==> flow/design.v <==
module axi_lite_slave (
    input  logic        aclk,
    input  logic        aresetn,
    input  logic        awvalid,
    output logic        awready,
    input  logic [31:0] awaddr,
    input  logic        wvalid,
    output logic        wready,
    input  logic [31:0] wdata,
    input  logic [3:0]  wstrb,
    output logic        bvalid,
    input  logic        bready,
    output logic [1:0]  bresp,
    input  logic        arvalid,
    output logic        arready,
    input  logic [31:0] araddr,
    output logic        rvalid,
    input  logic        rready,
    output logic [31:0] rdata,
    output logic [1:0]  rresp
);
logic [31:0] registers [16];
wire [31:0] debug_reg0 = registers[0];
wire [31:0] debug_reg1 = registers[1];
wire [31:0] debug_reg2 = registers[2];
wire [31:0] debug_reg3 = registers[3];
wire [31:0] debug_reg4 = registers[4];
wire [31:0] debug_reg5 = registers[5];
typedef enum logic [1:0] {
    W_IDLE, W_WAIT_DATA, W_RESP
} write_state_t;
write_state_t write_state;
logic [31:0] write_addr_reg;
logic [1:0] bresp_reg;
logic [1:0] rresp_reg;
logic [31:0] rdata_reg;
always_ff @(posedge aclk or negedge aresetn) begin
    if (!aresetn) begin
        write_state <= W_IDLE;
        awready <= 1'b1;        
        wready <= 1'b0;
        bvalid <= 1'b0;
        write_addr_reg <= 32'h0;
        bresp_reg <= 2'b00;     
        for (int i = 0; i < 16; i++) registers[i] <= 32'h0;
    end else begin
        case (write_state)
            W_IDLE: begin
                awready <= 1'b1;
                if (awvalid && awready) begin
                    write_addr_reg <= awaddr;
                    write_state <= W_WAIT_DATA;
                    awready <= 1'b0;
                    wready <= 1'b1;
                    bresp_reg <= (awaddr[5:2] < 16) ? 2'b00 : 2'b10;
                end
            end
            W_WAIT_DATA: begin
                if (wvalid && wready) begin
                    if (write_addr_reg[5:2] < 16) begin
                        for (int i = 0; i < 4; i++) begin
                            if (wstrb[i])
                                registers[write_addr_reg[5:2]][i*8 +: 8] <= wdata[i*8 +: 8];
                        end
                    end
                    write_state <= W_RESP;
                    wready <= 1'b0;
                    bvalid <= 1'b1;
                end
            end 
            W_RESP: begin
                if (bvalid && bready) begin
                    bvalid <= 1'b0;
                    write_state <= W_IDLE;
                end
            end
        endcase
    end
end
always_ff @(posedge aclk or negedge aresetn) begin
    if (!aresetn) begin
        arready <= 1'b1;
        rvalid <= 1'b0;
        rresp_reg <= 2'b00;      
        rdata_reg <= 32'h0;     
    end else begin
        if (arvalid && arready) begin
            rdata_reg <= (araddr[5:2] < 16) ? registers[araddr[5:2]] : 32'hDEADBEEF;
            rresp_reg <= (araddr[5:2] < 16) ? 2'b00 : 2'b10;
            arready <= 1'b0;
            rvalid <= 1'b1;
        end else if (rvalid && rready) begin
            rvalid <= 1'b0;
            arready <= 1'b1;
        end
    end
end
assign bresp = bresp_reg;
assign rresp = rresp_reg;
assign rdata = rdata_reg;
endmodule
==> flow/run.sh <==
#!/bin/bash
# the make line also repeats each setting of config.mk as NAME=value (left out here)
make -C /OpenROAD-flow-scripts/flow DESIGN_CONFIG=/design/flow/config.mk WORK_HOME=/design/flow/orfs CLKGATE_MAP_FILE= finish
==> flow/config.mk <==
export PLATFORM = sky130hd
export DESIGN_NAME = axi_lite_slave
export DESIGN_NICKNAME = axi_lite_slave
export VERILOG_FILES = /design/flow/design.v
export SDC_FILE = /design/flow/constraint.sdc
export NUM_CORES = 4
export LEC_CHECK = 0
export ABC_AREA = 1
export CAP_MARGIN = 20
export CORE_MARGIN = 2
export CORE_UTILIZATION = 72
export CTS_CLUSTER_SIZE = 10
export HOLD_SLACK_MARGIN = 0.05
export PLACE_DENSITY = 0.6
export SETUP_SLACK_MARGIN = -0.22
export SLEW_MARGIN = 20
==> flow/constraint.sdc <==
create_clock -name core_clock -period 2.28 [get_ports {aclk}]
set_input_delay 0.4560 -clock core_clock [delete_from_list [all_inputs] [get_ports {aclk}]]
set_output_delay 0.4560 -clock core_clock [all_outputs]
set_load 0.01 [all_outputs]
==> ci_impl_report.md, run 1 <==
### Metrics collected by this job

| Metric | Value |
|---|---|
| Number of port buffers | about 87 |
| Mapped Area | 24600 um^2 |
| Net Sw Frac | 0.277 |
| Slew Limit Fails | 0 |
| Rows | about 67 |
| Final setup TNS | 0 ps |
| Met3 usage | 0.0712 |
| R2R Setup Slk | 350 ps |
| Finished Core Util | 0.839 |
| Initial antenna violation count | 0 |
| Combinational Power | 3.31 mW |
| Worst-case clock buffer depth | 3 |
| CTS clk-pin slew, worst paths | 60 ps |
| Final wirelength | 68300 um |
| Cell count after synthesis | 3060 |
| Power Clock | 8.61 mW |
| Relative slew slack | 0.485 |
| Clock power share | 0.361 |
| Met2 Usage GRT | 0.639 |
| Cells along the critical path | clkdlybuf4s50_1 |
| Reg2reg start | write_addr_reg[3] |
| Sequential share of power | 0.500 |
| Crit path DRT | 1820 ps |
| Critical Path Max Stage Delay | 550 ps |
| Cell Type Count | 20 |
| Core box area | between 30000 and 40000 um^2 |
| Total power draw | 23.8 mW |
| Total track usage | 0.393 |
| Max-cap viol count | 0 |
| Switch Pwr | 6.60 mW |
| Dominant comb cell | simple AND/OR/NAND/NOR gates |
| Die area | 35700 um^2 |
| Syn avg cell area | 8.05 um^2 |
| GRT met1 Usage | 0.525 |
| Most frequent cells after synthesis | nand2_1 (1180), o21ai_0 (555), dfrtp_1 (553), nand3_1 (294), nor2_1 (153) |
| CP Max Fanout | 3 |
| Kind of critical path | reg2out |
| And+or+nand+nor area frac | 0.267 |
| Count leader, synth | nand2_1 |
| RSZ-0062 raised after global routing | false |
| Top cells, area | dfrtp_1 (56%), nand2_1 (18%), o21ai_0 (11%), nand3_1 (6.0%), nor2_1 (2.3%) |
| Combinational Power Share | 0.139 |
| Clk_skew | 12.2 ps |
| Main synth FF type | dfrtp_1 |
| Iter 0 DRT Violations | about 2400 |
| Int Pwr | about 17 mW |
| CP top delay family | flip-flops |
| Starting density of the core | 0.733 |
| Crit. path cell count | 1 |
| XOR/XNOR Area Share | 0 |
| Critical path buffers and inverters | 1 |
| Final Hold Fails | 0 |
| Slowest stage cell, crit path | dfstp_2 |
| Via density | 6.17 |
| Clock root cell | clkbuf_16 |
| Ao+oa area frac | 0.120 |
| Arr. time, crit path | 1700 ps |
| Setup violations, final | 0 |
| Setup crit end kind | output pin |
| Run status | timing/DRC/antenna clean |
| ANT nets after route | 0 |
| Layout area overhead | 14.4% |
| Via count | 22324 |
| Ys cells | 3060 |
| Tool warnings | 84 |
| Yosys top cell by area | dfrtp_1 |
| Die X | 189 um |
| Max-area cell share | 0.561 |
| Gates resized, CTS repair | 0 |
| R2R depth | 6 |
| TritonCTS clock tree | built |
| H-tree depth | 2 |
| Highest achievable clock rate | 463 MHz |
| Synth async-reset ratio | 1.00 |
| Period minus WS final | about 2200 ps |
| DR WL/cell | 18.9 um |
| Startpoint Class | flip-flop |
| DRC errors left | 0 |
| Slew @ Worst Pin | 771 ps |
| Seq/Total Area, Yosys | 0.565 |
| Die H | 189 um |
| Yosys warning tally | 2 |
| Nets@finish | about 3300 |
| Worst Setup EP | arready |
| Yosys chip area | around 25000 um^2 |
| Clock Sinks | 556 |
| Pwr Density | 846 nW/um^2 |
| Ys flops | 556 |
| Hold Path Class | in2async |
| Mux frac, synth | 0 |
| Most Used Layer, Global Route | met2 |
| Static leakage | roughly 14 nW |
| HPWL Detailed | 41900 um |
| Period utilization | 0.947 |
| Max VDD drop | 0.000698 V |
| Clock network latency to the later pin of the worst-skew pair | 620 ps |
| Placed cell areas | 26500 um^2 |
| ANT cells | 0 |
| R2R Path End | registers[1][16] |
| Top Consumer | sequential cells |
| Largest net degree at the start of global routing | 94 |
| Detailed Routing Iterations Pass 1 | 7 |
| GRT overflow | 0 |
| Seq pwr | 11.9 mW |
| Vias in the first global route | 21945 |
| EDFF count, synth | 0 |
| GP Congestion | 0.888 |
| Top-level I/O count | 148 |
| Final Instance Area | around 28000 um^2 |
| CTS buffer count | around 61 |
| First-pass GRT wire length | 112000 um |
| Synth Area in Adders | 0 |
| Critical path startpoint | arready |
metal layers:
metal,routed length [um],vias up
met2,33000,1265
li1,-,10069
met1,26200,10763
met4,2640,0
met5,0,-
met3,6500,227
layout make-up:
| cell class | count | area, um^2 |
|---|---|---|
| clock buffers | 86 | 1640 |
| clock inverters | 2 | 17.5 |
| fillers | 2089 | 5420 |
| inverters | 82 | 308 |
| multi-input cells | 2231 | 9580 |
| flip-flops and latches | 556 | 13900 |
| well taps | 448 | 561 |
| repair buffers | 211 | 2170 |
repair_timing:
item	CTS	global route
hold endpoints to repair	24	0
buffers inserted	0	0
hold buffers	1	0
per-stage QoR:
step | setup slack (ps) | hold slack [ps] | std cells
3_5_place_dp | -262 | 388 | 3527
2_1_floorplan | 824 | 160 | 3063
4_1_cts | 113 | 351 | 3616
6_report | 121 | 347 | 3616
5_1_grt | 109 | 364 | 3616
3_3_place_gp | -248 | 383 | 3527
==> inputs of run 2 (changes only) <==
Settings changed: CTS_CLUSTER_SIZE 10 to default, HOLD_SLACK_MARGIN 0.05 to default, PLACE_DENSITY 0.6 to 0.78, SETUP_SLACK_MARGIN -0.22 to -0.13.
Clock period 2.28 ns to 1.7 ns, I/O delays scaled along.
==> ci_impl_report.md, run 2 <==
### Metrics collected by this job

| Metric | Value |
|---|---|
| Yosys top cell by area | dfrtp_1 (unchanged) |
| Setup ws final | -103 ps (was 121 ps) |
| Net Sw Frac | 0.277 (about the same) |
| Total power draw | 32.8 mW (was 23.8 mW) |
| Via density | 6.31 (was 6.17) |
| Vias in the first global route | 23813 (was 21945) |
| Relative slew slack | 0.628 (was 0.485) |
| Worst-case clock buffer depth | 3 (unchanged) |
| Slew Limit Fails | 0 (unchanged) |
| Slowest stage cell, crit path | nor2_1 (was dfstp_2) |
| Crit path DRT | 2130 ps (was 1820 ps) |
| Int Pwr | 23.7 mW (was 17.2 mW) |
| Cells along the critical path | inv_1, nand2_1, nor2_1, nand2_1, buf_12, nand2_1, o21ai_0 (was clkdlybuf4s50_1) |
| Iter 0 DRT Violations | 2780 (was 2371) |
| Die X | 189 um (unchanged) |
| Top Consumer | sequential cells (unchanged) |
| Core box area | 33600 um^2 (unchanged) |
| Die area | 35700 um^2 (unchanged) |
| Max-cap viol count | 0 (unchanged) |
| Cell Type Count | 20 (unchanged) |
| Critical path startpoint | write_addr_reg[3] (was arready) |
| R2R Path End | registers[12][24] (was registers[1][16]) |
| XOR/XNOR Area Share | 0 (unchanged) |
| Clock root cell | clkbuf_16 (unchanged) |
| CP top delay family | simple AND/OR/NAND/NOR gates (was flip-flops) |
| HPWL Detailed | 46000 um (was 41900 um) |
| Seq pwr | 16.0 mW (was 11.9 mW) |
| Layout Check Fails | negative setup slack |
| Max-area cell share | 0.561 (unchanged) |
| Top-level I/O count | 148 (unchanged) |
| Clock Sinks | 556 (unchanged) |
| Final Hold Fails | 0 (unchanged) |
| R2R depth | 7 (was 6) |
| First-pass GRT wire length | 119000 um (was 112000 um) |
| Worst Setup EP | registers[12][24] (was arready) |
| CTS clk-pin slew, worst paths | 70 ps (was 60 ps) |
| Yosys chip area | 24600 um^2 (unchanged) |
| Max VDD drop | 0.000959 V (was 0.000698 V) |
| Tool warnings | 84 (unchanged) |
| Combinational Power Share | 0.144 (was 0.139) |
| DR WL/cell | 19.8 um (was 18.9 um) |
| Mapped Area | 24600 um^2 (unchanged) |
| Top cells, area | dfrtp_1 (56%), nand2_1 (18%), o21ai_0 (11%), nand3_1 (6.0%), nor2_1 (2.3%) (unchanged) |
| Sequential share of power | 0.489 (was 0.500) |
| Arr. time, crit path | 2240 ps (was 1700 ps) |
| Syn avg cell area | 8.05 um^2 (unchanged) |
| Largest net degree at the start of global routing | 71 (was 94) |
| Slew @ Worst Pin | 555 ps (was 771 ps) |
| Reg2reg start | write_addr_reg[3] (unchanged) |
| GRT overflow | 0 (unchanged) |
| Nets@finish | 3310 (was 3250) |
| Die H | 189 um (unchanged) |
| H-tree depth | 2 (unchanged) |
| CP Max Fanout | 16 (was 3) |
| Via count | 23312 (was 22324) |
| Initial antenna violation count | 0 (unchanged) |
| Critical Path Max Stage Delay | 450 ps (was 550 ps) |
| Critical path buffers and inverters | 2 (was 1) |
| Most frequent cells after synthesis | nand2_1 (1180), o21ai_0 (555), dfrtp_1 (553), nand3_1 (294), nor2_1 (153) (unchanged) |
| Run status | failed layout checks (was timing/DRC/antenna clean) |
| Seq/Total Area, Yosys | 0.565 (unchanged) |
| GP Congestion | 0.865 (was 0.888) |
| Count leader, synth | nand2_1 (unchanged) |
| R2R Setup Slk | -100 ps (was 350 ps) |
| Clock power share | 0.367 (was 0.361) |
| Combinational Power | 4.72 mW (was 3.31 mW) |
| Cell count after synthesis | 3060 (unchanged) |
| Detailed Routing Iterations Pass 1 | 6 (was 7) |
| TritonCTS clock tree | built (unchanged) |
| Synth Area in Adders | 0 (unchanged) |
| And+or+nand+nor area frac | 0.267 (unchanged) |
| Most used cell, CP | nand2_1 |
| Layout area overhead | 21.2% (was 14.4%) |
| Highest achievable clock rate | 555 MHz |
| # fillers | 1687 (was 2089) |
| Main synth FF type | dfrtp_1 (unchanged) |
| Startpoint Class | flip-flop (unchanged) |
| Ys flops | 556 (unchanged) |
| Setup crit end kind | flip-flop (was output pin) |
| EDFF count, synth | 0 (unchanged) |
| Crit. path cell count | 7 (was 1) |
| Switch Pwr | 9.08 mW (was 6.60 mW) |
| Ys cells | 3060 (unchanged) |
| Synth async-reset ratio | 1.00 (unchanged) |
| Kind of critical path | reg2reg (was reg2out) |
| Power Clock | 12.0 mW (was 8.61 mW) |
| CTS buffer count | 53 (was 61) |
| Number of port buffers | 87 (unchanged) |
| Starting density of the core | 0.733 (unchanged) |
| Clk_skew | 22.0 ps (was 12.2 ps) |
| Clock network latency to the later pin of the worst-skew pair | 590 ps (was 620 ps) |
| Fin Hold WS | 239 ps (was 347 ps) |
| Setup violations, final | 40 (was 0) |
| ANT cells | 0 (unchanged) |
| Final setup TNS | -1430 ps (was 0 ps) |
| ANT nets after route | 0 (unchanged) |
| Period minus WS final | 1800 ps |
| Yosys warning tally | 2 (unchanged) |
| DRC errors left | 0 (unchanged) |
| Mux frac, synth | 0 (unchanged) |
| Dominant comb cell | simple AND/OR/NAND/NOR gates (unchanged) |
| Ao+oa area frac | 0.120 (unchanged) |
| Rows | 67 (unchanged) |
| Total track usage | 0.419 (was 0.393) |
| Final wirelength | 73200 um (was 68300 um) |
| Period utilization | 1.06 (was 0.947) |
| Hold Path Class | in2async (unchanged) |
| Static leakage | 15.5 nW (was 14.3 nW) |
| Pwr Density | 1100 nW/um^2 (was 846 nW/um^2) |
==> run 2: what timing repair did <==
action | CTS | global route
setup endpoints to repair | 28 | 10
hold endpoints to repair | 113 | 0
hold buffers | 1 | 0
setup buffers | 1 | 0
gates resized | 27 | 10
==> run 2: final cells by class <==
cell class | count | area [um^2] | area share
Inverter | 82 | 308 | 0.0103
Clock inverter | 17 | 166 | 0.00557
Sequential cell | 556 | 13900 | 0.466
Clock buffer | 80 | 1610 | 0.0539
Multi-Input combinational cell | 2231 | 9580 | 0.321
Tap cell | 448 | 561 | 0.0188
Timing Repair Buffer | 279 | 3740 | 0.125
==> run 2: through the flow <==
stage | util | cell area (um^2) | cells | setup WS, ps
2_1_floorplan | - | 24700 | 3063 | 244
3_3_place_gp | 0.836 | 28100 | 3594 | -491
3_5_place_dp | 0.836 | 28100 | 3594 | -562
4_1_cts | 0.888 | 29900 | 3693 | -130
5_1_grt | 0.889 | 29900 | 3693 | -134
6_report | 0.889 | 29900 | 3693 | -103
==> run 2: routing by layer <==
metal,routed length (um),GRT usage,up-vias
met1,26500,0.539,11213
met4,2970,0.196,0
met3,7590,0.0749,284
met5,0,0,-
met2,36200,0.697,1629
li1,-,-,10186
==> inputs of run 3 (changes only) <==
Settings changed: ABC_AREA 1 to 0, CELL_PAD_IN_SITES_DETAIL_PLACEMENT from default to 2, CELL_PAD_IN_SITES_GLOBAL_PLACEMENT from default to 0, CORE_ASPECT_RATIO from default to 1.26, CORE_UTILIZATION 72 to 40, CTS_CLUSTER_SIZE from default to 38, GPL_ROUTABILITY_DRIVEN from default to 0, GPL_TIMING_DRIVEN from default to 0, HOLD_SLACK_MARGIN from default to 0.09, PLACE_DENSITY 0.78 to default, PLACE_DENSITY_LB_ADDON from default to 0.19, SETUP_SLACK_MARGIN -0.13 to default, TNS_END_PERCENT from default to 5.
Clock period 1.7 ns to 1.42 ns, I/O delays scaled along.
==> ci_impl_report.md, run 3 <==
### Metrics collected by this job

| Metric | Value |
|---|---|
| Critical path buffers and inverters | 2 (unchanged) |
| Crit path DRT | 1970 ps (was 2130 ps) |
| ANT nets after route | 0 (unchanged) |
| Clock Sinks | 556 (unchanged) |
| Clock power share | 0.448 (was 0.367) |
| Ao+oa area frac | 0.115 (was 0.120) |
| Final setup TNS | -244380 ps (was -1430 ps) |
| Seq/Total Area, Yosys | 0.558 (was 0.565) |
| Post-Place Cells | 2816 (was 3594) |
| Post-CTS Hold Buffers | 6 (was 1) |
| MI comb area | 12300 um^2 (was 9580 um^2) |
| # fillers | 5575 (was 1687) |
| Hold Path Class | in2async (unchanged) |
| Worst Setup EP | rdata_reg[10] (was registers[12][24]) |
| DP Worst Slack | -2230 ps (was -562 ps) |
| Number of port buffers | 86 (was 87) |
| Rows | 102 (was 67) |
| Final wirelength | 140000 um (was 73200 um) |
| CTS buffer count | 58 (was 53) |
| Fin Hold WS | -66.1 ps (was 239 ps) |
| Total track usage | 0.396 (was 0.419) |
| Dominant comb cell | multiplexers (was simple AND/OR/NAND/NOR gates) |
| Starting density of the core | 0.405 (was 0.733) |
| Yosys warning tally | 2 (unchanged) |
| Max VDD drop | 0.000914 V (was 0.000959 V) |
| Cells along the critical path | clkdlybuf4s15_2, nor2_1, clkbuf_2, a22oi_1, o22ai_1, nor4_4, o21ai_2 (was inv_1, nand2_1, nor2_1, nand2_1, buf_12, nand2_1, o21ai_0) |
| Setup violations, final | 581 (was 40) |
| H-tree depth | 2 (unchanged) |
| Critical path startpoint | araddr[3] (was write_addr_reg[3]) |
| Slowest stage cell, crit path | clkbuf_2 (was nor2_1) |
| Period minus WS final | roughly 2300 ps |
| Arr. time, crit path | 2800 ps (was 2240 ps) |
| Top cells, area | dfrtp_1 (56%), mux2_2 (22%), a22oi_1 (2.6%), a221oi_1 (2.1%), a22o_1 (1.7%) (was dfrtp_1 (56%), nand2_1 (18%), o21ai_0 (11%), nand3_1 (6.0%), nor2_1 (2.3%)) |
| Placed cell areas | 27700 um^2 (was 28100 um^2) |
| CP Max Fanout | 10 (was 16) |
| Syn avg cell area | 13.2 um^2 (was 8.05 um^2) |
| DRC errors left | 0 (unchanged) |
| Top-level I/O count | 148 (unchanged) |
| Combinational Power | 4.49 mW (was 4.72 mW) |
| Net Sw Frac | 0.291 (was 0.277) |
| Mux frac, synth | 0.250 (was 0) |
| RSZ-0062 raised after global routing | true |
| Die X | 226 um (was 189 um) |
| Startpoint Class | primary input (was flip-flop) |
| Nets@finish | 2234 (was 3310) |
| EDFF count, synth | 0 (unchanged) |
| Finished Layout Cells | 3008 (was 3693) |
| Main synth FF type | dfrtp_1 (unchanged) |
| Run status | failed layout checks (unchanged) |
| Crit. path cell count | 7 (unchanged) |
| Setup crit end kind | flip-flop (unchanged) |
| Detailed Routing Iterations Pass 1 | 5 (was 6) |
| Worst-case clock buffer depth | 3 (unchanged) |
| Core box area | 61500 um^2 (was 33600 um^2) |
| Critical Path Max Stage Delay | 710 ps (was 450 ps) |
| CTS clk-pin slew, worst paths | 80 ps (was 70 ps) |
| Power Clock | 17.2 mW (was 12.0 mW) |
| Int Pwr | 27.2 mW (was 23.7 mW) |
| Via count | 21210 (was 23312) |
| Combinational Power Share | 0.117 (was 0.144) |
| Vias in the first global route | 23173 (was 23813) |
| Clock root cell | clkbuf_16 (unchanged) |
| Tool warnings | 87 (was 84) |
| Cell count after synthesis | 1887 (was 3060) |
| Sequential share of power | 0.435 (was 0.489) |
| Yosys chip area | 24900 um^2 (was 24600 um^2) |
| HPWL Detailed | 65500 um (was 46000 um) |
| Count leader, synth | dfrtp_1 (was nand2_1) |
| Layout area overhead | 30.1% (was 21.2%) |
| Finished Core Util | 0.527 (was 0.889) |
| Initial antenna violation count | 8 (was 0) |
| First-pass GRT wire length | 179000 um (was 119000 um) |
| Die area | 64300 um^2 (was 35700 um^2) |
| Reg2reg start | arready (was write_addr_reg[3]) |
| Clock network latency to the later pin of the worst-skew pair | 680 ps (was 590 ps) |
| Cell Type Count | 53 (was 20) |
| Synth async-reset ratio | 1.00 (unchanged) |
| R2R depth | 7 (unchanged) |
| Ys cells | 1887 (was 3060) |
| Ys flops | 556 (unchanged) |
| XOR/XNOR Area Share | 0 (unchanged) |
| Via density | 7.05 (was 6.31) |
| Slew @ Worst Pin | 1350 ps (was 555 ps) |
| Final Hold Fails | 140 (was 0) |
| Top Consumer | clock (was sequential cells) |
| Total power draw | 38.3 mW (was 32.8 mW) |
| Relative slew slack | 0.0989 (was 0.628) |
| Static leakage | 15.2 nW (was 15.5 nW) |
| Register area | 13900 um^2 (about the same) |
| Max-cap viol count | 0 (unchanged) |
| Period utilization | 1.59 (was 1.06) |
| Setup ws final | -836 ps (was -103 ps) |
| R2R Path End | rdata_reg[13] (was registers[12][24]) |
| Highest achievable clock rate | 443 MHz |
| Iter 0 DRT Violations | 2340 (was 2780) |
| TritonCTS clock tree | built (unchanged) |
| Most frequent cells after synthesis | dfrtp_1 (553), mux2_2 (497), nand2_1 (94), a22oi_1 (86), clkbuf_1 (78) (was nand2_1 (1180), o21ai_0 (555), dfrtp_1 (553), nand3_1 (294), nor2_1 (153)) |
| Die H | 284 um (was 189 um) |
| Yosys top cell by area | dfrtp_1 (unchanged) |
| And+or+nand+nor area frac | 0.0510 (was 0.267) |
| Max-area cell share | 0.555 (was 0.561) |
| Clk_skew | 41.1 ps (was 22.0 ps) |
| CP top delay family | buffers and inverters (was simple AND/OR/NAND/NOR gates) |
| Slew Limit Fails | 0 (unchanged) |
| Mapped Area | 24900 um^2 (was 24600 um^2) |
| Pwr Density | 1180 nW/um^2 (was 1100 nW/um^2) |
| Switch Pwr | 11.2 mW (was 9.08 mW) |
| Seq pwr | 16.7 mW (was 16.0 mW) |
| Largest net degree at the start of global routing | 99 (was 71) |
| Final Instance Area | 32400 um^2 (was 29900 um^2) |
| DR WL/cell | 46.5 um (was 19.8 um) |
| R2R Setup Slk | -630 ps (was -100 ps) |
| Layout Check Fails | negative hold slack, negative setup slack (was negative setup slack) |
| Synth Area in Adders | 0 (unchanged) |
| Kind of critical path | in2reg (was reg2reg) |
| GRT overflow | 0 (unchanged) |
-- run 3: final cells by class --
cell class / count / share of cell area
flip-flops and latches: 556 / 0.429
multi-input cells: 1193 / 0.378
repair buffers: 182 / 0.0669
clock buffers: 87 / 0.0531
well taps: 832 / 0.0321
plain buffers: 133 / 0.0315
clock inverters: 18 / 0.00806
inverters: 3 / 0.000347
diodes: 4 / 0.000309
-- run 3: layer usage --
metal  part of all wire  vias to the layer above  track usage  wire [um]
li1                   -                     7542            -          -
met1               0.35                    11120        0.442      48500
met2               0.45                     1701        0.617      63400
met3              0.092                      841       0.0960      12800
met4               0.11                        6        0.372      15200
met5            0.00029                        -            0         41
-- run 3: timing repair --
| item | 4_1_cts | 5_1_grt |
|---|---|---|
| pin swaps | 48 | 40 |
| gates cloned | 2 | 2 |
| hold endpoints to repair | 210 | 185 |
| resized | 421 | 188 |
| buffers inserted | 50 | 28 |
| setup endpoints to repair | 586 | 588 |
==> inputs of run 4 (changes only) <==
Settings changed: ABC_AREA 0 to 1, CELL_PAD_IN_SITES_GLOBAL_PLACEMENT 0 to 3, CORE_ASPECT_RATIO 1.26 to default, CORE_UTILIZATION 40 to 50, CTS_CLUSTER_SIZE 38 to default, GPL_ROUTABILITY_DRIVEN 0 to default, GPL_TIMING_DRIVEN 0 to default, HOLD_SLACK_MARGIN 0.09 to 0.05, PLACE_DENSITY from default to 0.6, PLACE_DENSITY_LB_ADDON 0.19 to default, TNS_END_PERCENT 5 to default.
Clock period 1.42 ns to 3.0 ns, I/O delays scaled along.
==> ci_impl_report.md, run 4 <==
### Yosys + OpenROAD results

| Metric | Value |
|---|---|
| Yosys warning tally | 2 (unchanged) |
| Dominant comb cell | simple AND/OR/NAND/NOR gates (was multiplexers) |
| Most frequent cells after synthesis | nand2_1 (1180), o21ai_0 (555), dfrtp_1 (553), nand3_1 (294), nor2_1 (153) (was dfrtp_1 (553), mux2_2 (497), nand2_1 (94), a22oi_1 (86), clkbuf_1 (78)) |
| And+or+nand+nor area frac | 0.267 (was 0.0510) |
| Syn avg cell area | 8.05 um^2 (was 13.2 um^2) |
| Mux frac, synth | 0 (was 0.250) |
| Die X | 226 um (about the same) |
| Cell count after synthesis | 3060 (was 1887) |
| Cell Type Count | 20 (was 53) |
| EDFF count, synth | 0 (unchanged) |
| Yosys chip area | 24600 um^2 (was 24900 um^2) |
| Top cells, area | dfrtp_1 (56%), nand2_1 (18%), o21ai_0 (11%), nand3_1 (6.0%), nor2_1 (2.3%) (was dfrtp_1 (56%), mux2_2 (22%), a22oi_1 (2.6%), a221oi_1 (2.1%), a22o_1 (1.7%)) |
| Yosys top cell by area | dfrtp_1 (unchanged) |
| Mapped Area | 24600 um^2 (was 24900 um^2) |
| Ys flops | 556 (unchanged) |
| Run status | did not finish (was failed layout checks) |
| Starting density of the core | 0.505 (was 0.405) |
| Rows | 81 (was 102) |
| XOR/XNOR Area Share | 0 (unchanged) |
| Ao+oa area frac | 0.120 (was 0.115) |
| Tool Error | [ERROR GPL-0301] Utilization 112.735 % exceeds 100%. |
| Count leader, synth | nand2_1 (was dfrtp_1) |
| Seq/Total Area, Yosys | 0.565 (was 0.558) |
| Fail Step | global placement without I/O (3_1_place_gp_skip_io) |
| Die H | 226 um (was 284 um) |
| Synth Area in Adders | 0 (unchanged) |
| Synth async-reset ratio | 1.00 (unchanged) |
| Ys cells | 3060 (was 1887) |
| Core box area | 48800 um^2 (was 61500 um^2) |
| Max-area cell share | 0.561 (was 0.555) |
| Die area | 51100 um^2 (was 64300 um^2) |
| Main synth FF type | dfrtp_1 (unchanged) |
==> inputs of run 5 (changes only) <==
Settings changed: CAP_MARGIN 20 to 15, CELL_PAD_IN_SITES_DETAIL_PLACEMENT 2 to default, CELL_PAD_IN_SITES_GLOBAL_PLACEMENT 3 to default, CORE_UTILIZATION 50 to 72, CTS_CLUSTER_DIAMETER from default to 234, HOLD_SLACK_MARGIN 0.05 to -0.09, PLACE_DENSITY 0.6 to 0.64, SETUP_SLACK_MARGIN from default to -0.09.
Clock period 3.0 ns to 1.37 ns, I/O delays scaled along.
==> ci_impl_report.md, run 5 <==
### Metrics collected by this job

| Metric | Value |
|---|---|
| Run status | failed layout checks (was did not finish) |
| Layout Check Fails | negative setup slack |
| Top-level I/O count | around 150 |
| Slew @ Worst Pin | 613 ps |
| # fillers | 1492 |
| Clock power share | 0.374 |
| Critical Path Max Stage Delay | 420 ps |
| Ys cells | 3060 (unchanged) |
| Period minus WS final | 1670 ps |
| Period utilization | 1.22 |
| Initial antenna violation count | 0 |
| Switch Pwr | 12.4 mW |
| Ys flops | 556 (unchanged) |
| Total track usage | 0.443 |
| Finished Core Util | 0.903 |
| Via density | about 6.5 |
| Largest net degree at the start of global routing | around 74 |
| Yosys warning tally | 2 (unchanged) |
| Top Consumer | sequential cells |
| Combinational Power | 7.02 mW |
| Reg2reg start | write_addr_reg[4] |
| Vias in the first global route | 24214 |
| Startpoint Class | flip-flop |
| CP Max Fanout | 16 |
| Cell count after synthesis | 3060 (unchanged) |
| Number of port buffers | between 80 and 90 |
| DRC errors left | 0 |
| Yosys top cell by area | dfrtp_1 (unchanged) |
| Main synth FF type | dfrtp_1 (unchanged) |
| Worst Setup EP | registers[2][21] |
| And+or+nand+nor area frac | 0.267 (unchanged) |
| Setup crit end kind | flip-flop |
| Seq/Total Area, Yosys | 0.565 (unchanged) |
| Clock network latency to the later pin of the worst-skew pair | slightly above 600 ps |
| Static leakage | around 16 nW |
| Pwr Density | 1420 nW/um^2 |
| Worst-case clock buffer depth | 3 |
| Kind of critical path | reg2reg |
| Detailed Routing Iterations Pass 1 | 9 |
| Sequential share of power | 0.464 |
| Max-cap viol count | 0 |
| DR WL/cell | 21.5 um |
| Yosys chip area | 24600 um^2 (unchanged) |
| Mux frac, synth | 0 (unchanged) |
| RSZ-0062 raised after global routing | true |
| Die H | 189 um (was 226 um) |
| Critical path startpoint | write_addr_reg[4] |
| Final Hold Fails | 0 |
| Clock Sinks | approximately 560 |
| Highest achievable clock rate | 597 MHz |
| CTS clk-pin slew, worst paths | 70 ps |
| Arr. time, crit path | 2130 ps |
| Layout area overhead | 23.2% |
| Max VDD drop | between 0.001 and 0.0015 V |
| Iter 0 DRT Violations | 3275 |
| Final wirelength | between 70000 and 80000 um |
| Synth async-reset ratio | 1.00 (unchanged) |
| CTS buffer count | 54 |
| Mapped Area | 24600 um^2 (unchanged) |
| Die area | 35700 um^2 (was 51100 um^2) |
| Crit. path cell count | 8 |
| Power Clock | 16.1 mW |
| Top cells, area | dfrtp_1 (56%), nand2_1 (18%), o21ai_0 (11%), nand3_1 (6.0%), nor2_1 (2.3%) (unchanged) |
| Setup ws final | -305 ps |
| Via count | 24045 |
| Dominant comb cell | simple AND/OR/NAND/NOR gates (unchanged) |
| Int Pwr | 30.7 mW |
| Core box area | 33600 um^2 (was 48800 um^2) |
| Slowest stage cell, crit path | dfrtp_1 |
| Slew Limit Fails | 0 |
| Clk_skew | 17.3 ps |
| CP top delay family | simple AND/OR/NAND/NOR gates |
| Cell Type Count | 20 (unchanged) |
| Starting density of the core | 0.733 (was 0.505) |
| Seq pwr | 20.0 mW |
| TritonCTS clock tree | built |
| EDFF count, synth | 0 (unchanged) |
| Syn avg cell area | 8.05 um^2 (unchanged) |
| Tool warnings | 86 |
| R2R Path End | registers[2][21] |
| Most used cell, CP | nand2_1 |
| Max-area cell share | 0.561 (unchanged) |
| Relative slew slack | 0.591 |
| XOR/XNOR Area Share | 0 (unchanged) |
| HPWL Detailed | 45500 um |
| Most frequent cells after synthesis | nand2_1 (1180), o21ai_0 (555), dfrtp_1 (553), nand3_1 (294), nor2_1 (153) (unchanged) |
| Critical path buffers and inverters | 3 |
| Crit path DRT | ~1800 ps |
| Nets@finish | ~3300 |
| Hold Path Class | in2async |
| Combinational Power Share | 0.163 |
| GRT overflow | 0 |
| Setup violations, final | 577 |
| Net Sw Frac | 0.289 |
| Rows | 67 (was 81) |
| Die X | 189 um (was 226 um) |
| Ao+oa area frac | 0.120 (unchanged) |
| R2R Setup Slk | -300 ps |
| GP Congestion | around 0.9 |
| First-pass GRT wire length | 124000 um |
| ANT nets after route | 0 |
| H-tree depth | 2 |
| R2R depth | 8 |
| Clock root cell | clkbuf_16 |
| ANT cells | 0 |
| Final setup TNS | -79030 ps |
| Synth Area in Adders | 0 (unchanged) |
| Cells along the critical path | inv_2, nand2_4, nor2_4, buf_6, nand2_1, buf_12, nand2_1, o21ai_0 |
| Count leader, synth | nand2_1 (unchanged) |
## run 5: final cells by class
cell class | instances | area [um^2] | share of cell area
Clock buffer | 73 | 1600 | 0.0526
Timing Repair Buffer | 296 | 3770 | 0.124
Inverter | 82 | 313 | 0.0103
Tap cell | 448 | 561 | 0.0185
Clock inverter | 29 | 330 | 0.0109
Sequential cell | 556 | 13900 | 0.459
Multi-Input combinational cell | 2231 | 9870 | 0.325
## run 5: repair_timing
| action | CTS | global route |
|---|---|---|
| endpoints found under the hold margin | 340 | 0 |
| resized | 217 | 107 |
| hold buffers | 1 | 0 |
| gates cloned | 3 | 2 |
| pin swaps | 12 | 8 |
| setup endpoints to repair | 471 | 529 |
| setup buffers | 17 | 3 |
## run 5: through the flow
| step | worst slack (ps) | hold slack, ps | std cells | cell area (um^2) | total power, mW |
|---|---|---|---|---|---|
| floorplan | -85.7 | -21.6 | 3063 | 24700 | 22.7 |
| global placement | -737 | 135 | 3588 | 28000 | 25.6 |
| detailed placement | -778 | 138 | 3588 | 28000 | 26.0 |
| CTS | -173 | 115 | 3710 | 30100 | 42.1 |
| global route | -356 | 124 | 3715 | 30400 | 44.4 |
| finish | -305 | 121 | 3715 | 30400 | 43.1 |
## run 5: per-layer routing
metal,track usage,wire length [um]
met5,0,0
met4,0.257,4500
met3,0.0995,9360
met2,0.715,38400
met1,0.556,27600
==> inputs of run 6 (changes only) <==
Settings changed: ABC_AREA 1 to default, CAP_MARGIN 15 to 10, CORE_UTILIZATION 72 to 70, CTS_CLUSTER_DIAMETER 234 to 56, CTS_CLUSTER_SIZE from default to 49, HOLD_SLACK_MARGIN -0.09 to default, PLACE_DENSITY 0.64 to default, SETUP_SLACK_MARGIN -0.09 to 0.48.
Clock period 1.37 ns to 1.95 ns, I/O delays scaled along.
==> ci_impl_report.md, run 6 <==
### Yosys + OpenROAD results

| Metric | Value |
|---|---|
| Worst-case clock buffer depth | 3 (unchanged) |
| And+or+nand+nor area frac | 0.0510 (was 0.267) |
| Rows | 69 (was 67) |
| Die area | 37100 um^2 (was 35700 um^2) |
| Tool Error | [ERROR DPL-0033] detailed placement checks failed during check placement. |
| Clock root cell | clkbuf_16 (unchanged) |
| XOR/XNOR Area Share | 0 (unchanged) |
| Cell Type Count | 53 (was 20) |
| CTS buffer count | 39 (was 54) |
| Seq/Total Area, Yosys | 0.558 (was 0.565) |
| Post-Place Cells | 2546 (was 3588) |
| Count leader, synth | dfrtp_1 (was nand2_1) |
| Clock Sinks | 556 (unchanged) |
| Dominant comb cell | multiplexers (was simple AND/OR/NAND/NOR gates) |
| Ao+oa area frac | 0.115 (was 0.120) |
| Ys flops | 556 (unchanged) |
| Synth async-reset ratio | 1.00 (unchanged) |
| Mapped Area | 24900 um^2 (was 24600 um^2) |
| EDFF count, synth | 0 (unchanged) |
| Mux frac, synth | 0.250 (was 0) |
| Yosys top cell by area | dfrtp_1 (unchanged) |
| Die H | 193 um (was 189 um) |
| Die X | 193 um (was 189 um) |
| Synth Area in Adders | 0 (unchanged) |
| Top-level I/O count | 148 (unchanged) |
| Ys cells | 1887 (was 3060) |
| Yosys chip area | 24900 um^2 (was 24600 um^2) |
| Max-area cell share | 0.555 (was 0.561) |
| Most frequent cells after synthesis | dfrtp_1 (553), mux2_2 (497), nand2_1 (94), a22oi_1 (86), clkbuf_1 (78) (was nand2_1 (1180), o21ai_0 (555), dfrtp_1 (553), nand3_1 (294), nor2_1 (153)) |
| Number of port buffers | 87 (unchanged) |
| Cell count after synthesis | 1887 (was 3060) |
| Fail Step | global routing (5_1_grt) |
| HPWL Detailed | 50500 um (was 45500 um) |
| Run status | did not finish (was failed layout checks) |
| H-tree depth | 2 (unchanged) |
| Syn avg cell area | 13.2 um^2 (was 8.05 um^2) |
| Starting density of the core | 0.706 (was 0.733) |
| Yosys warning tally | 2 (unchanged) |
| Core box area | 35300 um^2 (was 33600 um^2) |
| Main synth FF type | dfrtp_1 (unchanged) |
| Top cells, area | dfrtp_1 (56%), mux2_2 (22%), a22oi_1 (2.6%), a221oi_1 (2.1%), a22o_1 (1.7%) (was dfrtp_1 (56%), nand2_1 (18%), o21ai_0 (11%), nand3_1 (6.0%), nor2_1 (2.3%)) |
| GP Congestion | 0.921 (was 0.889) |
run 6: repair_timing:
| action | in CTS |
|---|---|
| setup buffers | 43 |
| endpoints found under the setup margin | 581 |
| resized | 339 |
| hold endpoints to repair | 32 |
| hold buffers | 1 |
| cloned | 1 |
| pin swaps | 29 |
run 6: through the flow:
step	hold WS [ps]	worst slack, ps	power (mW)	setup TNS (ps)	cell area [um^2]
2_1_floorplan	94.4	225	13.2	0	26400
3_3_place_gp	325	-428	14.9	-124470	29800
3_5_place_dp	328	-485	15.0	-148470	29800
4_1_cts	328	114	23.8	0	32200
==> inputs of run 7 (changes only) <==
Settings changed: CAP_MARGIN 10 to 20, CORE_UTILIZATION 70 to 63, CTS_CLUSTER_DIAMETER 56 to default, CTS_CLUSTER_SIZE 49 to default, SETUP_SLACK_MARGIN 0.48 to 0.58.
Clock period 1.95 ns to 2.19 ns, I/O delays scaled along.
==> ci_impl_report.md, run 7 <==
### Metrics collected by this job

| Metric | Value |
|---|---|
| Dominant comb cell | multiplexers (unchanged) |
| Finished Core Util | 0.877 |
| RSZ-0062 raised after global routing | true |
| Int Pwr | 17.8 mW |
| GRT overflow | 0 |
| Starting density of the core | 0.642 (was 0.706) |
| Detailed Routing Iterations Pass 1 | 5 |
| Crit. path cell count | 8 |
| Setup violations, final | 0 |
| Slowest stage cell, crit path | and2_1 |
| Rows | 72 (was 69) |
| Net Sw Frac | 0.244 |
| Clock root cell | clkbuf_16 (unchanged) |
| Clock Sinks | 556 (unchanged) |
| ANT nets after route | 0 |
| Via density | about 7 |
| Static leakage | roughly 17 nW |
| Reg2reg start | write_addr_reg[2] |
| Power Clock | 10.4 mW |
| Top cells, area | dfrtp_1 (56%), mux2_2 (22%), a22oi_1 (2.6%), a221oi_1 (2.1%), a22o_1 (1.7%) (unchanged) |
| CP Max Fanout | 14 |
| Via count | 18929 |
| Period utilization | 0.887 |
| Combinational Power | 2.49 mW |
| Tool warnings | approximately 87 |
| R2R Path End | registers[9][11] |
| Max-area cell share | 0.555 (unchanged) |
| Die area | 41200 um^2 (was 37100 um^2) |
| Synth async-reset ratio | 1.00 (unchanged) |
| Period minus WS final | 1940 ps |
| Vias in the first global route | slightly above 20000 |
| Setup crit end kind | flip-flop |
| Nets@finish | ~2300 |
| Run status | timing/DRC/antenna clean (was did not finish) |
| Pwr Density | 691 nW/um^2 |
| Count leader, synth | dfrtp_1 (unchanged) |
| Final Hold Fails | 0 |
| Seq/Total Area, Yosys | 0.558 (unchanged) |
| Most frequent cells after synthesis | dfrtp_1 (553), mux2_2 (497), nand2_1 (94), a22oi_1 (86), clkbuf_1 (78) (unchanged) |
| Mux frac, synth | 0.250 (unchanged) |
| Syn avg cell area | 13.2 um^2 (unchanged) |
| Cells along the critical path | buf_2, buf_12, nor2_1, and2_1, buf_4, a221oi_2, a21oi_1, a2bb2oi_1 |
| Ao+oa area frac | 0.115 (unchanged) |
| Hold Path Class | in2async |
| Cell count after synthesis | 1887 (unchanged) |
| Ys flops | 556 (unchanged) |
| Top-level I/O count | 148 (unchanged) |
| DRC errors left | 0 |
| Die X | 203 um (was 193 um) |
| Fin Hold WS | 330 ps |
| Slew Limit Fails | 0 |
| Mapped Area | 24900 um^2 (unchanged) |
| XOR/XNOR Area Share | 0 (unchanged) |
| Synth Area in Adders | 0 (unchanged) |
| H-tree depth | 2 (unchanged) |
| Critical path buffers and inverters | 3 |
| Number of port buffers | 87 (unchanged) |
| Yosys chip area | 24900 um^2 (unchanged) |
| Clk_skew | 8.45 ps |
| Main synth FF type | dfrtp_1 (unchanged) |
| Startpoint Class | primary input |
| Layout area overhead | 36.6% |
| Largest net degree at the start of global routing | 94 |
| Worst-case clock buffer depth | 3 (unchanged) |
| Critical Path Max Stage Delay | 440 ps |
| Ys cells | 1887 (unchanged) |
| Highest achievable clock rate | 515 MHz |
| Arr. time, crit path | 2470 ps |
| Relative slew slack | 0.429 |
| Die H | 203 um (was 193 um) |
| And+or+nand+nor area frac | 0.0510 (unchanged) |
| Core box area | 38800 um^2 (was 35300 um^2) |
| Initial antenna violation count | 0 |
| Combinational Power Share | 0.106 |
| GP Congestion | 0.899 (was 0.921) |
| Crit path DRT | 2720 ps |
| Kind of critical path | in2reg |
| Clock network latency to the later pin of the worst-skew pair | 610 ps |
| Iter 0 DRT Violations | just under 2000 |
| CTS clk-pin slew, worst paths | 60 ps |
| Clock power share | 0.440 |
| CTS buffer count | 56 (was 39) |
| Top Consumer | sequential cells |
| DR WL/cell | 30.5 um |
| Switch Pwr | 5.75 mW |
| # fillers | 1669 |
| Sequential share of power | 0.454 |
| Final wirelength | 84200 um |
| EDFF count, synth | 0 (unchanged) |
| Worst Setup EP | rdata_reg[23] |
| Max-cap viol count | 0 |
| Critical path startpoint | araddr[4] |
| Max VDD drop | slightly below 0.0008 V |
| CP top delay family | simple AND/OR/NAND/NOR gates |
| Yosys warning tally | 2 (unchanged) |
| R2R Setup Slk | 290 ps |
| ANT cells | 0 |
| R2R depth | 7 |
| TritonCTS clock tree | built |
| Yosys top cell by area | dfrtp_1 (unchanged) |
| First-pass GRT wire length | approximately 130000 um |
| Slew @ Worst Pin | 854 ps |
| Seq pwr | 10.7 mW |
| Total track usage | 0.405 |
| HPWL Detailed | 49400 um (was 50500 um) |
| Cell Type Count | 53 (unchanged) |
[run 7: what timing repair did]
action	CTS	global route
buffers inserted	54	14
endpoints found under the setup margin	574	550
gates cloned	5	0
hold buffers	1	0
hold endpoints to repair	30	0
pin swaps	58	33
resized	586	75
[run 7: metal layers]
layer  GRT usage  up-vias  routed length (um)
met1       0.548     9994               33100
met3      0.0698      261                6500
met5           0        -                   0
li1            -     7655                   -
met4       0.177        0                4180
met2       0.649     1019               40400
[run 7: layout make-up]
class	count	area, um^2	area share
Clock buffer	79	1650	0.0484
Clock inverter	19	325	0.00956
Inverter	3	11.3	0.000331
Multi-Input combinational cell	1194	13200	0.389
Sequential cell	556	13900	0.409
Tap cell	518	648	0.0190
Timing Repair Buffer	387	4260	0.125
[run 7: through the flow]
| stage | setup slack, ps | area [um^2] | power [mW] | cells | TNS (ps) |
|---|---|---|---|---|---|
| 2_1_floorplan | 418 | 26000 | 11.7 | 1890 | 0 |
| 3_3_place_gp | -309 | 29400 | 13.2 | 2584 | -110450 |
| 3_5_place_dp | -345 | 29400 | 13.2 | 2584 | -113990 |
| 4_1_cts | 348 | 33600 | 23.4 | 2742 | 0 |
| 5_1_grt | 266 | 34000 | 24.1 | 2756 | 0 |
| 6_report | 248 | 34000 | 23.5 | 2756 | 0 |
==> inputs of run 8 (changes only) <==
Settings changed: CORE_UTILIZATION 63 to 70, CTS_CLUSTER_DIAMETER from default to 56, CTS_CLUSTER_SIZE from default to 49, HOLD_SLACK_MARGIN from default to -0.1, SETUP_SLACK_MARGIN 0.58 to 0.49.
Clock period 2.19 ns to 1.96 ns, I/O delays scaled along.
==> ci_impl_report.md, run 8 <==
### Yosys + OpenROAD results

| Metric | Value |
|---|---|
| Rows | 69 (was 72) |
| Die area | 37100 um^2 (was 41200 um^2) |
| Mux frac, synth | 0.250 (unchanged) |
| Clock root cell | clkbuf_16 (unchanged) |
| Die X | 193 um (was 203 um) |
| Post-Place Cells | 2558 (was 2584) |
| Main synth FF type | dfrtp_1 (unchanged) |
| Max-area cell share | 0.555 (unchanged) |
| Fail Step | global routing (5_1_grt) |
| XOR/XNOR Area Share | 0 (unchanged) |
| Yosys top cell by area | dfrtp_1 (unchanged) |
| Worst-case clock buffer depth | 3 (unchanged) |
| Clock Sinks | 556 (unchanged) |
| HPWL Detailed | 50100 um (was 49400 um) |
| Seq/Total Area, Yosys | 0.558 (unchanged) |
| GP Congestion | 0.944 (was 0.899) |
| Most frequent cells after synthesis | dfrtp_1 (553), mux2_2 (497), nand2_1 (94), a22oi_1 (86), clkbuf_1 (78) (unchanged) |
| EDFF count, synth | 0 (unchanged) |
| Die H | 193 um (was 203 um) |
| Cell count after synthesis | 1887 (unchanged) |
| Core box area | 35300 um^2 (was 38800 um^2) |
| Synth async-reset ratio | 1.00 (unchanged) |
| DP Worst Slack | -455 ps (was -345 ps) |
| Cell Type Count | 53 (unchanged) |
| And+or+nand+nor area frac | 0.0510 (unchanged) |
| Starting density of the core | 0.706 (was 0.642) |
| Mapped Area | 24900 um^2 (unchanged) |
| Ao+oa area frac | 0.115 (unchanged) |
| CTS buffer count | 38 (was 56) |
| Syn avg cell area | 13.2 um^2 (unchanged) |
| Top-level I/O count | 148 (unchanged) |
| Placed cell areas | 29800 um^2 (was 29400 um^2) |
| Dominant comb cell | multiplexers (unchanged) |
| Run status | did not finish (was timing/DRC/antenna clean) |
| Yosys chip area | 24900 um^2 (unchanged) |
| Tool Error | [ERROR DPL-0033] detailed placement checks failed during check placement. |
| Ys cells | 1887 (unchanged) |
| Synth Area in Adders | 0 (unchanged) |
| H-tree depth | 2 (unchanged) |
| Count leader, synth | dfrtp_1 (unchanged) |
| Number of port buffers | 87 (unchanged) |
| Ys flops | 556 (unchanged) |
| Top cells, area | dfrtp_1 (56%), mux2_2 (22%), a22oi_1 (2.6%), a221oi_1 (2.1%), a22o_1 (1.7%) (unchanged) |
| Yosys warning tally | 2 (unchanged) |
run 8: timing repair:
| action | 4_1_cts |
|---|---|
| endpoints found under the setup margin | 581 |
| gates resized | 397 |
| pin swaps | 32 |
| hold endpoints to repair | 39 |
| hold buffers | 1 |
| gates cloned | 1 |
| setup buffers | 36 |
run 8: metrics by stage:
step / TNS [ps] / util / hold slack, ps / power (mW)
global placement: -105110 / 0.843 / 399 / 14.8
floorplan: 0 / - / 96.4 / 13.1
CTS: 0 / 0.917 / 389 / 23.5
detailed placement: -126770 / 0.843 / 401 / 14.9
==> inputs of run 9 (changes only) <==
Settings changed: CTS_CLUSTER_DIAMETER 56 to default, CTS_CLUSTER_SIZE 49 to default, HOLD_SLACK_MARGIN -0.1 to default, PLACE_DENSITY_LB_ADDON from default to 0.01, SETUP_SLACK_MARGIN 0.49 to 0.44.
Clock period 1.96 ns to 1.55 ns, I/O delays scaled along.
==> ci_impl_report.md, run 9 <==
### Yosys + OpenROAD results

| Metric | Value |
|---|---|
| HPWL Detailed | 49500 um (was 50100 um) |
| Die area | 37100 um^2 (unchanged) |
| Most frequent cells after synthesis | dfrtp_1 (553), mux2_2 (497), nand2_1 (94), a22oi_1 (86), clkbuf_1 (78) (unchanged) |
| Ys flops | 556 (unchanged) |
| GP Congestion | 0.931 (was 0.944) |
| Cell count after synthesis | 1887 (unchanged) |
| And+or+nand+nor area frac | 0.0510 (unchanged) |
| Rows | 69 (unchanged) |
| Worst-case clock buffer depth | 3 (unchanged) |
| Yosys warning tally | 2 (unchanged) |
| Core box area | 35300 um^2 (unchanged) |
| Synth Area in Adders | 0 (unchanged) |
| Run status | did not finish (unchanged) |
| Syn avg cell area | 13.2 um^2 (unchanged) |
| Dominant comb cell | multiplexers (unchanged) |
| Die H | 193 um (unchanged) |
| Yosys chip area | 24900 um^2 (unchanged) |
| DP Worst Slack | -778 ps (was -455 ps) |
| Max-area cell share | 0.555 (unchanged) |
| Number of port buffers | 87 (unchanged) |
| Ao+oa area frac | 0.115 (unchanged) |
| Starting density of the core | 0.706 (unchanged) |
| Clock Sinks | 556 (unchanged) |
| Die X | 193 um (unchanged) |
| Top cells, area | dfrtp_1 (56%), mux2_2 (22%), a22oi_1 (2.6%), a221oi_1 (2.1%), a22o_1 (1.7%) (unchanged) |
| Mux frac, synth | 0.250 (unchanged) |
| Synth async-reset ratio | 1.00 (unchanged) |
| H-tree depth | 2 (unchanged) |
| Ys cells | 1887 (unchanged) |
| Yosys top cell by area | dfrtp_1 (unchanged) |
| Main synth FF type | dfrtp_1 (unchanged) |
| Clock root cell | clkbuf_16 (unchanged) |
| CTS buffer count | 55 (was 38) |
| Count leader, synth | dfrtp_1 (unchanged) |
| XOR/XNOR Area Share | 0 (unchanged) |
| Seq/Total Area, Yosys | 0.558 (unchanged) |
| Top-level I/O count | 148 (unchanged) |
| Cell Type Count | 53 (unchanged) |
| Mapped Area | 24900 um^2 (unchanged) |
| Fail Step | global routing (5_1_grt) (unchanged) |
| EDFF count, synth | 0 (unchanged) |
run 9: repair_timing:
action | 4_1_cts
endpoints found under the hold margin | 70
setup buffers | 54
pin swaps | 67
setup endpoints to repair | 586
gates resized | 608
cloned | 0
hold buffers | 1
run 9: metrics by stage:
| step | setup TNS (ps) | hold slack [ps] | total power [mW] | std cells | cell area (um^2) |
|---|---|---|---|---|---|
| after floorplan | -51820 | 14.4 | 16.5 | 1890 | 25900 |
| after CTS | -59550 | 223 | 32.4 | 2697 | 33300 |
| after detailed placement | -293800 | 258 | 18.8 | 2541 | 29100 |
| after global placement | -293350 | 254 | 18.7 | 2541 | 29100 |
==> inputs of run 10 (changes only) <==
Settings changed: ABC_AREA from default to 1, CAP_MARGIN 20 to 40, CORE_UTILIZATION 70 to 51, CTS_CLUSTER_DIAMETER from default to 39, CTS_CLUSTER_SIZE from default to 23, HOLD_SLACK_MARGIN from default to 0.05, MAX_ROUTING_LAYER from default to met5, MIN_ROUTING_LAYER from default to met2, PLACE_DENSITY from default to 0.5, PLACE_DENSITY_LB_ADDON 0.01 to default, SETUP_SLACK_MARGIN 0.44 to 0.41, SLEW_MARGIN 20 to 35, TNS_END_PERCENT from default to 10.
Clock period 1.55 ns to 2.08 ns, I/O delays scaled along.
==> ci_impl_report.md, run 10 <==
### Metrics collected by this job

| Metric | Value |
|---|---|
| Combinational Power Share | 0.124 |
| Slowest stage cell, crit path | dfrtp_1 |
| Ys flops | 556 (unchanged) |
| Die area | 50100 um^2 (was 37100 um^2) |
| Die X | 224 um (was 193 um) |
| Layout area overhead | 28.2% |
| Period minus WS final | ~1800 ps |
| Pwr Density | 1020 nW/um^2 |
| Arr. time, crit path | 1340 ps |
| Relative slew slack | 0.500 |
| Crit. path cell count | 1 |
| CTS buffer count | 90 (was 55) |
| Dominant comb cell | simple AND/OR/NAND/NOR gates (was multiplexers) |
| Hold Path Class | in2async |
| Worst-case clock buffer depth | 3 (unchanged) |
| Kind of critical path | reg2out |
| Final Hold Fails | 0 |
| Nets@finish | roughly 3400 |
| Startpoint Class | flip-flop |
| Seq pwr | ~13 mW |
| Reg2reg start | write_addr_reg[2] |
| DRC errors left | 4 |
| Final wirelength | 77200 um |
| Count leader, synth | nand2_1 (was dfrtp_1) |
| Setup crit end kind | output pin |
| Top-level I/O count | 148 (unchanged) |
| Layout Check Fails | design-rule violations |
| Mux frac, synth | 0 (was 0.250) |
| Critical path startpoint | rdata_reg[23] |
| XOR/XNOR Area Share | 0 (unchanged) |
| Initial antenna violation count | 0 |
| Run status | failed layout checks (was did not finish) |
| Iter 0 DRT Violations | 5655 |
| R2R Path End | registers[14][0] |
| Max VDD drop | 0.000742 V |
| Int Pwr | roughly 23 mW |
| Total track usage | 0.460 |
| Core box area | 47700 um^2 (was 35300 um^2) |
| Syn avg cell area | 8.05 um^2 (was 13.2 um^2) |
| H-tree depth | 3 (was 2) |
| CP top delay family | flip-flops |
| Ao+oa area frac | 0.120 (was 0.115) |
| Net Sw Frac | 0.283 |
| Ys cells | 3060 (was 1887) |
| Cell Type Count | 20 (was 53) |
| Switch Pwr | 9.17 mW |
| ANT nets after route | 0 |
| Mapped Area | 24600 um^2 (was 24900 um^2) |
| GRT overflow | 0 |
| Max-cap viol count | 0 |
| Combinational Power | 4.02 mW |
| Clk_skew | 25.3 ps |
| Sequential share of power | 0.403 |
| CP Max Fanout | 2 |
| CTS clk-pin slew, worst paths | 50 ps |
| Final setup TNS | 0 ps |
| HPWL Detailed | 47900 um (was 49500 um) |
| Critical Path Max Stage Delay | 410 ps |
| Highest achievable clock rate | 570 MHz |
| Vias in the first global route | 32023 |
| Clock root cell | clkbuf_16 (unchanged) |
| Via density | about 7.7 |
| Clock Sinks | 556 (unchanged) |
| Power Clock | approximately 15 mW |
| Starting density of the core | 0.516 (was 0.706) |
| Critical path buffers and inverters | 1 |
| Largest net degree at the start of global routing | 75 |
| EDFF count, synth | 0 (unchanged) |
| Die H | 224 um (was 193 um) |
| Yosys warning tally | 2 (unchanged) |
| Yosys top cell by area | dfrtp_1 (unchanged) |
| Synth Area in Adders | 0 (unchanged) |
| # fillers | 4003 |
| Cell count after synthesis | 3060 (was 1887) |
| Tool warnings | 86 |
| Crit path DRT | 1660 ps |
| Slew @ Worst Pin | approximately 750 ps |
| R2R depth | 7 |
| DR WL/cell | 19.5 um |
| And+or+nand+nor area frac | 0.267 (was 0.0510) |
| DP Worst Slack | -460 ps (was -778 ps) |
| Worst Setup EP | rdata[23] |
| R2R Setup Slk | 340 ps |
| Cells along the critical path | dlygate4sd2_1 |
| Slew Limit Fails | 0 |
| Most frequent cells after synthesis | nand2_1 (1180), o21ai_0 (555), dfrtp_1 (553), nand3_1 (294), nor2_1 (153) (was dfrtp_1 (553), mux2_2 (497), nand2_1 (94), a22oi_1 (86), clkbuf_1 (78)) |
| Period utilization | 0.844 |
| Number of port buffers | 87 (unchanged) |
| Clock power share | 0.472 |
| Main synth FF type | dfrtp_1 (unchanged) |
| Top Consumer | clock |
| GP Congestion | 0.942 (was 0.931) |
| First-pass GRT wire length | roughly 120000 um |
| Top cells, area | dfrtp_1 (56%), nand2_1 (18%), o21ai_0 (11%), nand3_1 (6.0%), nor2_1 (2.3%) (was dfrtp_1 (56%), mux2_2 (22%), a22oi_1 (2.6%), a221oi_1 (2.1%), a22o_1 (1.7%)) |
| TritonCTS clock tree | built |
| Max-area cell share | 0.561 (was 0.555) |
| Static leakage | 16.1 nW |
| Via count | 30572 |
| Yosys chip area | 24600 um^2 (was 24900 um^2) |
| Synth async-reset ratio | 1.00 (unchanged) |
| Seq/Total Area, Yosys | 0.565 (was 0.558) |
| Setup violations, final | 0 |
| Setup ws final | 324 ps |
| Rows | 80 (was 69) |
| Clock network latency to the later pin of the worst-skew pair | between 600 and 700 ps |
| Detailed Routing Iterations Pass 1 | 52 |
| RSZ-0062 raised after global routing | true |
[run 10: timing repair]
action                                 4_1_cts  5_1_grt
pin swaps                                    1       11
hold buffers                                 1        0
setup buffers                                3        5
endpoints found under the hold margin       36        0
gates cloned                                 1        2
resized                                     67       58
setup endpoints to repair                   86      343
[run 10: layer usage]
layer / track usage / share of wire / wire, um / vias to the layer above
li1: - / - / - / 10292
met1: - / 0 / 0 / 11040
met2: 0.535 / 0.48 / 36900 / 8213
met3: 0.619 / 0.41 / 31500 / 999
met4: 0.0925 / 0.10 / 7970 / 28
met5: 0.201 / 0.011 / 828 / -
[run 10: final cells by class]
cell class | instances | area [um^2] | share of cell area
clock inverter | 61 | 683 | 0.0216
multi-input combinational | 2232 | 9710 | 0.307
antenna | 1 | 2.50 | 0.0000792
inverter | 82 | 308 | 0.00974
tap | 615 | 769 | 0.0244
timing repair buffer | 300 | 3790 | 0.120
sequential | 556 | 13900 | 0.441
clock buffer | 107 | 2410 | 0.0762
[run 10: through the flow]
| step | cell area (um^2) | power [mW] | instances | util | hold slack [ps] |
|---|---|---|---|---|---|
| 2_1_floorplan | 24700 | 15.0 | 3063 | - | 120 |
| 3_3_place_gp | 28200 | 16.9 | 3773 | 0.592 | 355 |
| 3_5_place_dp | 28300 | 17.0 | 3773 | 0.592 | 351 |
| 4_1_cts | 31300 | 32.0 | 3946 | 0.656 | 288 |
| 5_1_grt | 31600 | 33.5 | 3953 | 0.662 | 324 |
| 6_report | 31600 | 32.4 | 3954 | 0.662 | 313 |
==> inputs of run 11 (changes only) <==
Settings changed: CAP_MARGIN 40 to 20, CELL_PAD_IN_SITES_GLOBAL_PLACEMENT from default to 0, CORE_ASPECT_RATIO from default to 0.95, CORE_UTILIZATION 51 to 72, CTS_CLUSTER_DIAMETER 39 to 32, CTS_CLUSTER_SIZE 23 to 49, HOLD_SLACK_MARGIN 0.05 to 0.29, MIN_ROUTING_LAYER met2 to met1, PLACE_DENSITY 0.5 to 0.71, SETUP_SLACK_MARGIN 0.41 to 0.39, SLEW_MARGIN 35 to 20, TNS_END_PERCENT 10 to 100.
Clock period 2.08 ns to 1.4 ns, I/O delays scaled along.
==> ci_impl_report.md, run 11 <==
### Yosys + OpenROAD results

| Metric | Value |
|---|---|
| Main synth FF type | dfrtp_1 (unchanged) |
| CTS buffer count | 86 (was 90) |
| Syn avg cell area | 8.05 um^2 (unchanged) |
| HPWL Detailed | 47100 um (was 47900 um) |
| Worst-case clock buffer depth | 3 (unchanged) |
| Synth async-reset ratio | 1.00 (unchanged) |
| Max-area cell share | 0.561 (unchanged) |
| Core box area | 34000 um^2 (was 47700 um^2) |
| And+or+nand+nor area frac | 0.267 (unchanged) |
| GP Congestion | 0.910 (was 0.942) |
| Most frequent cells after synthesis | nand2_1 (1180), o21ai_0 (555), dfrtp_1 (553), nand3_1 (294), nor2_1 (153) (unchanged) |
| Fail Step | global routing (5_1_grt) |
| Number of port buffers | 87 (unchanged) |
| Die H | 184 um (was 224 um) |
| Count leader, synth | nand2_1 (unchanged) |
| Ao+oa area frac | 0.120 (unchanged) |
| Cell count after synthesis | 3060 (unchanged) |
| Clock Sinks | 556 (unchanged) |
| Starting density of the core | 0.724 (was 0.516) |
| Clock root cell | clkbuf_16 (unchanged) |
| Die area | 35700 um^2 (was 50100 um^2) |
| Yosys top cell by area | dfrtp_1 (unchanged) |
| Post-Place Cells | 3591 (was 3773) |
| Rows | 66 (was 80) |
| Ys flops | 556 (unchanged) |
| Top-level I/O count | 148 (unchanged) |
| Yosys chip area | 24600 um^2 (unchanged) |
| Die X | 194 um (was 224 um) |
| Synth Area in Adders | 0 (unchanged) |
| Mapped Area | 24600 um^2 (unchanged) |
| H-tree depth | 3 (unchanged) |
| Dominant comb cell | simple AND/OR/NAND/NOR gates (unchanged) |
| DP Worst Slack | -757 ps (was -460 ps) |
| Cell Type Count | 20 (unchanged) |
| Yosys warning tally | 2 (unchanged) |
| XOR/XNOR Area Share | 0 (unchanged) |
| EDFF count, synth | 0 (unchanged) |
| Tool Error | [ERROR DPL-0038] Utilization greater than 100%, impossible to legalize |
| Seq/Total Area, Yosys | 0.565 (unchanged) |
| Run status | did not finish (was failed layout checks) |
| Mux frac, synth | 0 (unchanged) |
| Top cells, area | dfrtp_1 (56%), nand2_1 (18%), o21ai_0 (11%), nand3_1 (6.0%), nor2_1 (2.3%) (unchanged) |
| Ys cells | 3060 (unchanged) |
-- run 11: timing repair --
item                       4_1_cts
hold buffers                    11
setup endpoints to repair      590
cloned                          13
setup buffers                   42
gates resized                  481
pin swaps                       28
hold endpoints to repair       558
-- run 11: per-stage QoR --
stage	area [um^2]	util
after floorplan	24800	-
after global placement	27900	0.821
after detailed placement	27900	0.821
after CTS	32500	0.956
No activity file was given, so power comes from the tool's default toggle rates.
